== garnet ==
==> flow/design.v <==
`timescale 1ns / 1ps
module microprocessor(
  input             clk,
  input             sys_rst,
  input      [15:0] din,
  output     [15:0] dout,
  output     [15:0] imem_addr,
  input      [31:0] imem_data,
  output     [15:0] dmem_addr,
  output            dmem_we,
  input      [15:0] dmem_rdata,
  output            halted
);
reg [31:0] IR;             
reg [15:0] GPR [31:0];     
reg [15:0] SGPR;           
reg [15:0] PC;
reg sign, zero, overflow, carry;
reg jmp_flag;
reg stop;
localparam [2:0] idle            = 3'd0;   
localparam [2:0] fetch_inst      = 3'd1;   
localparam [2:0] dec_exec_inst   = 3'd2;   
localparam [2:0] next_inst       = 3'd3;   
localparam [2:0] sense_halt      = 3'd4;   
reg [2:0] state, next_state;
wire [15:0] src1 = GPR[IR[21:17]];
wire [15:0] src2 = IR[16] ? IR[15:0] : GPR[IR[15:11]];
wire [15:0] rdv  = GPR[IR[26:22]];
wire [16:0] sum     = {1'b0, src1} + {1'b0, src2};
wire [15:0] diff    = src1 - src2;
wire [31:0] mul_res = src1 * src2;
wire [15:0] quot    = (src2 == 16'd0) ? 16'hFFFF : (src1 / src2);
reg        wr_en;
reg [15:0] wr_val;
reg        jmp_n;
reg        stop_n;
always @(*) begin
  wr_en  = 1'b1;
  wr_val = rdv;
  jmp_n  = 1'b0;
  stop_n = 1'b0;
  case (IR[31:27])
    5'b00000 : wr_val = SGPR;
    5'b00001     : wr_val = IR[16] ? IR[15:0] : src1;
    5'b00010     : wr_val = sum[15:0];
    5'b00011     : wr_val = diff;
    5'b00100     : wr_val = mul_res[15:0];
    5'b00101     : wr_val = quot;
    5'b00110     : wr_val = src1 | src2;
    5'b00111    : wr_val = src1 & src2;
    5'b01000    : wr_val = src1 ^ src2;
    5'b01001   : wr_val = src1 ~^ src2;
    5'b01010   : wr_val = ~(src1 & src2);
    5'b01011    : wr_val = ~(src1 | src2);
    5'b01100    : wr_val = IR[16] ? ~IR[15:0] : ~src1;
    5'b01111 : wr_val = dmem_rdata;
    default  : wr_en = 1'b0;
  endcase
  case (IR[31:27])
    5'b10000        : jmp_n = 1'b1;
    5'b10001      : jmp_n = carry;
    5'b10011       : jmp_n = sign;
    5'b10101       : jmp_n = zero;
    5'b10111   : jmp_n = overflow;
    5'b10010    : jmp_n = ~carry;
    5'b10100     : jmp_n = ~sign;
    5'b10110     : jmp_n = ~zero;
    5'b11000 : jmp_n = ~overflow;
    5'b11001        : stop_n = 1'b1;
    default      : ;
  endcase
end
wire [15:0] rd_new = wr_en ? wr_val : rdv;
wire sign_n  = (IR[31:27] == 5'b00100) ? mul_res[31] : rd_new[15];
wire zero_n  = (IR[31:27] == 5'b00100) ? ~(|mul_res) : ~(|rd_new);
wire carry_n = (IR[31:27] == 5'b00010) ? sum[16] : 1'b0;
wire ovf_n   = (IR[31:27] == 5'b00010) ? ((~src1[15] & ~src2[15] & rd_new[15]) | (src1[15] & src2[15] & ~rd_new[15])) :
               (IR[31:27] == 5'b00011) ? ((~src1[15] & src2[15] & rd_new[15]) | (src1[15] & ~src2[15] & ~rd_new[15])) :
               1'b0;
always @(posedge clk) begin
  if (sys_rst)
    state <= idle;
  else
    state <= next_state;
end
always @(*) begin
  case (state)
    idle            : next_state = fetch_inst;
    fetch_inst      : next_state = dec_exec_inst;
    dec_exec_inst   : next_state = next_inst;
    next_inst       : next_state = sense_halt;
    sense_halt      : next_state = stop ? sense_halt : fetch_inst;
    default         : next_state = idle;
  endcase
end
always @(posedge clk) begin
  if (sys_rst) begin
    sign     <= 1'b0;
    zero     <= 1'b0;
    overflow <= 1'b0;
    carry    <= 1'b0;
    jmp_flag <= 1'b0;
    stop     <= 1'b0;
  end else begin
    case (state)
      idle: begin
        IR <= 32'h0;
        PC <= 16'd0;
      end
      fetch_inst: begin
        IR <= imem_data;
      end
      dec_exec_inst: begin
        if (wr_en)
          GPR[IR[26:22]] <= wr_val;
        if (IR[31:27] == 5'b00100)
          SGPR <= mul_res[31:16];
        sign     <= sign_n;
        zero     <= zero_n;
        carry    <= carry_n;
        overflow <= ovf_n;
        jmp_flag <= jmp_n;
        stop     <= stop_n;
      end
      next_inst: begin
        PC <= jmp_flag ? IR[15:0] : PC + 16'd1;
      end
      default: ;
    endcase
  end
end
assign imem_addr = PC;
assign dmem_addr = IR[15:0];
assign dmem_we   = (state == dec_exec_inst) && ((IR[31:27] == 5'b01101) || (IR[31:27] == 5'b01110));
assign dout      = (IR[31:27] == 5'b01110) ? din : src1;
assign halted    = stop;
endmodule
make LEC_CHECK=0 ABC_AREA=0 CAP_MARGIN=20 CELL_PAD_IN_SITES_GLOBAL_PLACEMENT=1 CORE_MARGIN=2 CORE_UTILIZATION=72 CTS_CLUSTER_DIAMETER=96 CTS_CLUSTER_SIZE=27 GPL_ROUTABILITY_DRIVEN=1 GPL_TIMING_DRIVEN=1 SETUP_SLACK_MARGIN=-1.22 SLEW_MARGIN=20 TNS_END_PERCENT=5 finish   # period 15.4 ns
run.sh (not shown) runs the stock make flow with config.mk's settings and CLKGATE_MAP_FILE=.
garnet did not make it past global routing (5_1_grt), where a tool error ended it.
#### Input delta (cedar over garnet)
Settings: changing CORE_UTILIZATION from 72 to 58; removing CELL_PAD_IN_SITES_GLOBAL_PLACEMENT (formerly 1); removing TNS_END_PERCENT (formerly 5); removing CTS_CLUSTER_DIAMETER (formerly 96); removing GPL_ROUTABILITY_DRIVEN (formerly 1); removing CTS_CLUSTER_SIZE (formerly 27); changing SETUP_SLACK_MARGIN from -1.22 to 4.2; changing ABC_AREA from 0 to 1; removing GPL_TIMING_DRIVEN (formerly 1); changing the clock period (ns, I/O delays scaled along) from 15.4 to 16.3.
## What came out
No crash in cedar: every stage finished, but the layout fails its final checks due to setup timing. When cedar is set beside garnet, its TritonCTS buffer count turns out to be 44 larger. Synthesized cell count delta for cedar relative to garnet: 2,189 higher. On die size: cedar sits above garnet. garnet has lower cell row count than cedar. Clock sink count: garnet vs cedar identical. Delta(worst slack at placement, cedar - garnet) > 0. Looking at number of placed instances, taps included, cedar sits 2,186 above garnet. Comparing cedar and garnet, area of the synthesized netlist per yosys stat is higher on cedar. cedar against garnet: share of synthesized cell area in full adder, half adder and majority cells shrank by 0.26 points, cell area after synthesis grew by about 1.8%.
Changes in zinc relative to cedar:
Settings: setting GPL_ROUTABILITY_DRIVEN to 1 for the first time; removing SETUP_SLACK_MARGIN (formerly 4.2); setting CTS_CLUSTER_DIAMETER to 28 for the first time; setting CELL_PAD_IN_SITES_GLOBAL_PLACEMENT to 0 for the first time; setting GPL_TIMING_DRIVEN to 1 for the first time; changing CORE_UTILIZATION from 58 to 69; changing ABC_AREA from 1 to 0; changing the clock period (ns, I/O delays scaled along) from 16.3 to 28.9.
==> results <==
- zinc: aborted in global routing (5_1_grt) (tool error)
- Comparing number of cells in Yosys stat for zinc and cedar, the smaller number came from zinc.
- Compared with cedar, in zinc worst setup timing slack at the placement stage now sits higher; complex-gate fraction of the synthesized area down 2.6 points; synthesized area per cell grew by 3.6 um2; die size -17%.
- Synthesized area, zinc vs cedar: down slightly
